== north ==
==> flow/design.v <==
module mult32(input clk,
	      input rst,
	      input en,
	      input [31:0] a,
	      input [31:0] b,
	      output [31:0] z,
				output output_ready);
reg [49:0] temp_out ;
reg s_a, s_b, s_z;
reg [9:0] e_a, e_b, e_z;
reg [23:0] m_a, m_b, m_z;
reg guard, round, lonz;
reg [31:0] Z, temp2;
reg out_ready;
reg [31:0] z_q;
reg out_ready_q;
reg [5:0] diff2;
reg [15:0] val16;
reg [7:0] val8;
reg [3:0] val4;
always@(posedge clk)
begin
	if(rst == 1)
	begin
		Z = 32'd0;
		out_ready = 0;
	end
	else if(en == 0)
	begin
		out_ready = 0;
	end
	else if(en == 1)
	begin 
		s_a = a[31];
		s_b = b[31];
		e_a = a[30:23] - 127;
		e_b = b[30:23] - 127;
		m_a[22:0] = a[22:0];
		m_b[22:0] = b[22:0];
		m_a[23] = 1;
		m_b[23] = 1;
		if((e_a == 128 && m_a[22:0] != 0) || (e_b == 128 && m_b[22:0] != 0))
		begin
			Z[31] = 1;
			Z[30:23] = 8'hff;
			Z[22] = 1;
			Z[21:0] = 0;
			out_ready = 1;
		end
		else if(e_a == 128)
		begin
			if(($signed(e_b) == -127) && (m_b[22:0] == 0))
			begin
				Z[31] = 1;
				Z[30:23] = 8'hff;
				Z[22] = 1;
				Z[21:0] = 0;
				out_ready = 1;
			end
			else
			begin
				Z[31] = s_a ^ s_b;
				Z[30:23] = 8'hff;
				Z[22:0] = 0;
				out_ready = 1;
			end
		end
		else if(e_b == 128)
		begin
			if(($signed(e_a) == -127) && (m_a[22:0] == 0))
			begin
				Z[31] = 1;
				Z[30:23] = 8'hff;
				Z[22] = 1;
				Z[21:0] = 0;
				out_ready = 1;
			end
			else
			begin
				Z[31] = s_a ^ s_b;
				Z[30:23] = 8'hff;
				Z[22:0] = 0;
				out_ready = 1;
			end
		end
		else if($signed(e_a) == -127 && m_a[22:0] == 23'd0)  	
		begin	   
			Z[31] = s_a ^ s_b;
			Z[30:23] = 0;
			Z[22:0] = 0;
			out_ready = 1;
		end
		else if($signed(e_b) == -127 && m_b[22:0] == 23'd0)	
		begin	   
			Z[31] = s_a ^ s_b;
			Z[30:23] = 0;
			Z[22:0] = 0;
			out_ready = 1;
		end
		else
		begin
			s_z = s_a ^ s_b;
			e_z = e_a + e_b + 1;
			temp_out = m_a * m_b * 4;
			m_z = temp_out [49:26];
			guard = temp_out [25];
			round = temp_out [24];
			lonz = (temp_out[23:0] != 0);
			if(m_z[23] == 0)
			begin
				temp2 [23:0] = m_z[23:0];
				temp2 [31:24] = 0;
				if (temp2 == 0)
				begin 
					diff2 = 32;
				end
				else
				begin
    			diff2[5] = 1'b0;
  		  	diff2[4] = (temp2[31:16] == 16'b0);
    			val16 = diff2[4] ? temp2[15:0] : temp2[31:16];
    			diff2[3] = (val16[15:8] == 8'b0);
    			val8 = diff2[3] ? val16[7:0] : val16 [15:8];
    			diff2[2] = (val8[7:4] == 4'b0);
    			val4 = diff2[2] ? val8[3:0] : val8[7:4];
    			diff2[1] = (val4[3:2] == 2'b0);
    			diff2[0] = diff2[1] ? ~val4[1] : ~val4[3];
				end
				m_z = m_z << (diff2 - 8);
				e_z = e_z - (diff2 - 8);
			end
			if (guard && (round | lonz | m_z[0]))
			begin
				m_z = m_z + 1;
				if(m_z == 24'hffffff)
				begin
					e_z = e_z + 1;
				end
			end
			Z[22:0] = m_z [22:0];
			Z[31:23] = e_z [7:0] + 127;	
			Z[31] = s_z;
			if($signed(e_z) < -126)
			begin
				Z[31:0] = 0; 
			end
			if($signed(e_z) == -126 && m_z[23] == 0)
			begin
				Z[30:23] = 0;
			end	
			if($signed(e_z) > 127)
			begin
				Z[22:0] = 0;
				Z[30:23] = 8'hff;
				Z[31] = s_z;
			end
			out_ready = 1;		
		end
	end
	z_q <= Z;
	out_ready_q <= out_ready;
end
assign z = z_q;
assign output_ready = out_ready_q;
endmodule	
module adder32(input clk,
						 input rst,
						 input en,
						 input [31:0] a,
						 input [31:0] b,
						 output [31:0] z,
						 output output_ready);
reg s_a, s_b, s_z;
reg [9:0] e_a, e_b, e_z, e_min, diff;
reg [26:0] m_a, m_b;
reg [23:0] m_z;
reg [27:0] temp;
reg guard, round, lonz;
reg [31:0] Z, temp2;
reg out_ready;
reg [31:0] z_q;
reg out_ready_q;
reg [5:0] diff2;
reg [15:0] val16;
reg [7:0] val8;
reg [3:0] val4;
always@(posedge clk)
begin		
	if(rst == 1)
	begin
		diff = 0;
		diff2 = 0;
		Z = 32'd0;
		out_ready = 0;
		temp = 0;
	end
	else if (en == 0)
	begin
		out_ready = 0;
	end
	else if (en == 1)
	begin
		s_a = a[31];
		s_b = b[31];
		e_a = a[30:23] - 127;
		e_b = b[30:23] - 127;
		m_a[26] = 1;
		m_b[26] = 1;
		m_a [25:3]= a[22:0];
		m_b [25:3]= b[22:0];
		m_a [2:0] = 3'd0;
		m_b [2:0] = 3'd0;
		if((e_a == 128 && m_a[25:0] != 0) || (e_b == 128 && m_b[25:0] != 0))
		begin
			Z[31] = 1;
			Z[30:23] = 8'hff;
			Z[22] = 1;
			Z[21:0] = 0;
			out_ready = 1;
		end
		else if(e_a == 128)
		begin
			Z[31] = s_a;
			Z[30:23] = 8'hff;
			Z[22:0] = 0;
			out_ready = 1;
		end
		else if(e_b == 128)
		begin
			Z[31] = s_b;
			Z[30:23] = 8'hff;
			Z[22:0] = 0;
			out_ready = 1;
		end
		else if(($signed(e_a) == -127 && m_a[25:0] == 0) && ($signed(e_b) == -127 && m_b[25:0] == 0))
		begin	   
			Z[31] = s_a & s_b;
			Z[30:23] = 0;
			Z[22:0] = 0;
			out_ready = 1;
		end
		else if($signed(e_a) == -127 && m_a[25:0] == 0) 	
		begin	   
			Z[31] = s_b;
			Z[30:23] = e_b[7:0] + 127;
			Z[22:0] = m_b[25:3];
			out_ready = 1;
		end
		else if($signed(e_b) == -127 && m_b[25:0] == 0)  	
		begin	   
			Z[31] = s_a;
			Z[30:23] = e_a[7:0] + 127;
			Z[22:0] = m_a[25:3];
			out_ready = 1;
		end
		else if(($signed(e_a) == $signed(e_b)) && (m_a == m_b) && (s_a != s_b))			
		begin
			Z[31] = 0;
			Z[30:23] = 0;
			Z[22:0] = 0;
			out_ready = 1;
		end
		else
		begin
			if($signed(e_a) > $signed(e_b))
			begin
				diff = e_a - e_b;
				e_b = e_b + diff;
				m_b = m_b >> diff;
				m_b[0] = m_b[0] | m_b[1];
			end
			else if ($signed(e_a) < $signed(e_b))
			begin
				diff = e_b - e_a;
				e_a = e_a + diff;
				m_a = m_a >> diff;
				m_a[0] = m_a[0] | m_a[1];
			end
			e_z = e_a;
			if(s_a == s_b)
			begin
				temp = m_a + m_b;
				s_z = s_a;
			end
			else
			begin
				if(m_a >= m_b)
				begin
					temp = m_a - m_b;
					s_z = s_a;
				end
				else
				begin
					temp = m_b - m_a;
					s_z = s_b;
				end
			end
			if(temp[27] == 1)
			begin
				m_z = temp[27:4];
				e_z = e_z + 1;
				guard = temp[3];
				round = temp[2];
				lonz = temp[1] | temp[0];
			end
			else
			begin
				m_z = temp[26:3];
				guard = temp[2];
				round = temp[1];
				lonz = temp[0];
				m_z[0] = guard;
			end
			if(m_z [23] == 0)
			begin
				temp2 [23:0] = m_z;
				temp2 [31:24] = 0;
				if (temp2 == 0)
				begin 
					diff2 = 32;
				end
				else
				begin
    			diff2[5] = 1'b0;
  		  	diff2[4] = (temp2[31:16] == 16'b0);
    			val16 = diff2[4] ? temp2[15:0] : temp2[31:16];
    			diff2[3] = (val16[15:8] == 8'b0);
    			val8 = diff2[3] ? val16[7:0] : val16 [15:8];
    			diff2[2] = (val8[7:4] == 4'b0);
    			val4 = diff2[2] ? val8[3:0] : val8[7:4];
    			diff2[1] = (val4[3:2] == 2'b0);
    			diff2[0] = diff2[1] ? ~val4[1] : ~val4[3];
				end
				m_z = m_z << (diff2 - 8);
				e_z = e_z - (diff2 - 8);
			end
			if(guard && (round | lonz | m_z[0]))
			begin
				m_z = m_z + 1;
				if(m_z == 24'hffffff)
				begin
					e_z = e_z + 1;
				end
			end
			Z[22:0] = m_z [22:0];
			Z[30:23] = e_z[7:0] + 127;	
			Z[31] = s_z;
			if($signed(e_z) < -126)
			begin
				Z[31:0] = 0; 
			end
			if($signed(e_z) == -127 && m_z[23] == 0)
				Z[30:23] = 0;
			if ($signed(e_z) == -127 && m_z[23:0] == 24'h0)
			          Z[31] = 0;  
			if($signed(e_z) > 127)
			begin
				Z[22:0] = 0;
				Z[30:23] = 8'hff;
				Z[31] = s_z;
			end
			out_ready = 1;	
		end
	end
	z_q <= Z;
	out_ready_q <= out_ready;
end
assign z = z_q;
assign output_ready = out_ready_q;
endmodule
module PE (input [31:0] x, input [31:0] w, input [31:0] acc, output reg [31:0] res, input clk, output reg [31:0] wout);
  reg [31:0] S1;
  wire [31:0] addout,multout;
  always @(posedge clk) begin
    res <= addout;
    wout <= w;
  end
mult32 m1(.clk(clk),.en(1'b1),.rst(1'b0),.a(x),.b(w),.z(multout),.output_ready());
adder32 a1(.clk(clk),.en(1'b1),.rst(1'b0),.a(multout),.b(acc),.z(addout),.output_ready());
endmodule
==> flow/config.mk <==
export PLATFORM = sky130hd
export DESIGN_NAME = PE
export DESIGN_NICKNAME = PE
export VERILOG_FILES = /design/flow/design.v
export SDC_FILE = /design/flow/constraint.sdc
export NUM_CORES = 4
export LEC_CHECK = 0
export ABC_AREA = 1
export CAP_MARGIN = 20
export CORE_MARGIN = 2
export CORE_UTILIZATION = 70
export CTS_CLUSTER_DIAMETER = 203
export CTS_CLUSTER_SIZE = 35
export SETUP_SLACK_MARGIN = 3.16
export SLEW_MARGIN = 20
==> flow/constraint.sdc <==
create_clock -name core_clock -period 12.0 [get_ports {clk}]
set_input_delay 2.4000 -clock core_clock [delete_from_list [all_inputs] [get_ports {clk}]]
set_output_delay 2.4000 -clock core_clock [all_outputs]
set_load 0.01 [all_outputs]
run.sh (not shown) runs the stock make flow with config.mk's settings and CLKGATE_MAP_FILE=.
north: it failed with a tool error in clock tree synthesis, so there are no final results.
The following lists how south was set up differently from north:
# north
export LEC_CHECK = 0
export ABC_AREA = 1
export CAP_MARGIN = 20
export CORE_MARGIN = 2
export CORE_UTILIZATION = 70
export CTS_CLUSTER_DIAMETER = 203
export CTS_CLUSTER_SIZE = 35
export SETUP_SLACK_MARGIN = 3.16
export SLEW_MARGIN = 20
create_clock -name core_clock -period 12.0 [get_ports {clk}]
# south
export LEC_CHECK = 0
export CAP_MARGIN = 20
export CORE_MARGIN = 2
export CORE_UTILIZATION = 40
export SLEW_MARGIN = 20
create_clock -name core_clock -period 18.0 [get_ports {clk}]
south finished every stage and its layout cleared the timing, DRC and antenna checks.
south vs north: weighted congestion at the end of routability-driven global placement down in south
The final reports for south and north show fraction of the yosys area taken by sequential cells lower in the former.
Diff north -> south | cell total after placement | decrease of 997
south vs north on xor and xnor fraction of the mapped netlist area: south is the higher one.
Die size, south and north, lower one = north.
Per the comparison of south with north, Yosys chip area saw an increase, total half-perimeter wirelength after legalization and detailed placement went up about 3.3%, core region area higher.
Taking north as the reference, in south area after synthesis has increased, synthesized cell count now smaller.
#### Input delta (east over south)
# south
export LEC_CHECK = 0
export CAP_MARGIN = 20
export CORE_MARGIN = 2
export CORE_UTILIZATION = 40
export SLEW_MARGIN = 20
create_clock -name core_clock -period 18.0 [get_ports {clk}]
# east
export LEC_CHECK = 0
export ABC_AREA = 1
export CAP_MARGIN = 20
export CORE_MARGIN = 2
export CORE_UTILIZATION = 72
export CTS_CLUSTER_DIAMETER = 374
export CTS_CLUSTER_SIZE = 100
export SETUP_SLACK_MARGIN = 3.22
export SLEW_MARGIN = 20
export TNS_END_PERCENT = 10
create_clock -name core_clock -period 13.1 [get_ports {clk}]
--- outcome ---
- east got as far as clock tree synthesis, where a tool error ended the run.
- Taking south as the reference, in east placement-stage cell area rose about 6%; aoi/oai-family share of the synthesized area down 12 points; core box area moved down.
- Diff south -> east | area fraction in and, or, nand and nor cells | increase of 10 points
- Between south and east, average cell area after synthesis decreased.
- Changes observed in east relative to south: count of instantiated cells in the yosys netlist picked up an extra about 15%; number of cells produced by synthesis picked up an extra 15%.
- The higher chip area in the Yosys report of east and south is in south.
- Distinct cell type count of the synthesized netlist was higher in south than in east.
#### Input delta (west over east)
# east
export LEC_CHECK = 0
export ABC_AREA = 1
export CAP_MARGIN = 20
export CORE_MARGIN = 2
export CORE_UTILIZATION = 72
export CTS_CLUSTER_DIAMETER = 374
export CTS_CLUSTER_SIZE = 100
export SETUP_SLACK_MARGIN = 3.22
export SLEW_MARGIN = 20
export TNS_END_PERCENT = 10
create_clock -name core_clock -period 13.1 [get_ports {clk}]
# west
export LEC_CHECK = 0
export CAP_MARGIN = 20
export CORE_MARGIN = 2
export CORE_UTILIZATION = 67
export CTS_CLUSTER_DIAMETER = 359
export MAX_ROUTING_LAYER = met4
export SETUP_SLACK_MARGIN = -1.22
export SLEW_MARGIN = 20
create_clock -name core_clock -period 15.7 [get_ports {clk}]
Findings:
Cmp east and west / die size / lower: east
Compared with east, west shows final estimated routing congestion in global placement that has gone up by a few percent.
Post-synthesis share of cell area spent on and, or, nand and nor gates (higher): east
Against east, synthesized area in west rose by a few percent.
[west vs east] per-instance average area after synthesis: higher in west
STATUS post-placement worst setup slack: west wins against east
Compared with east, west shows a higher Yosys chip area.
[west] flow finished | final checks: failed | reasons: setup timing
Higher area fraction in full adders, half adders and majority gates among east and west: east
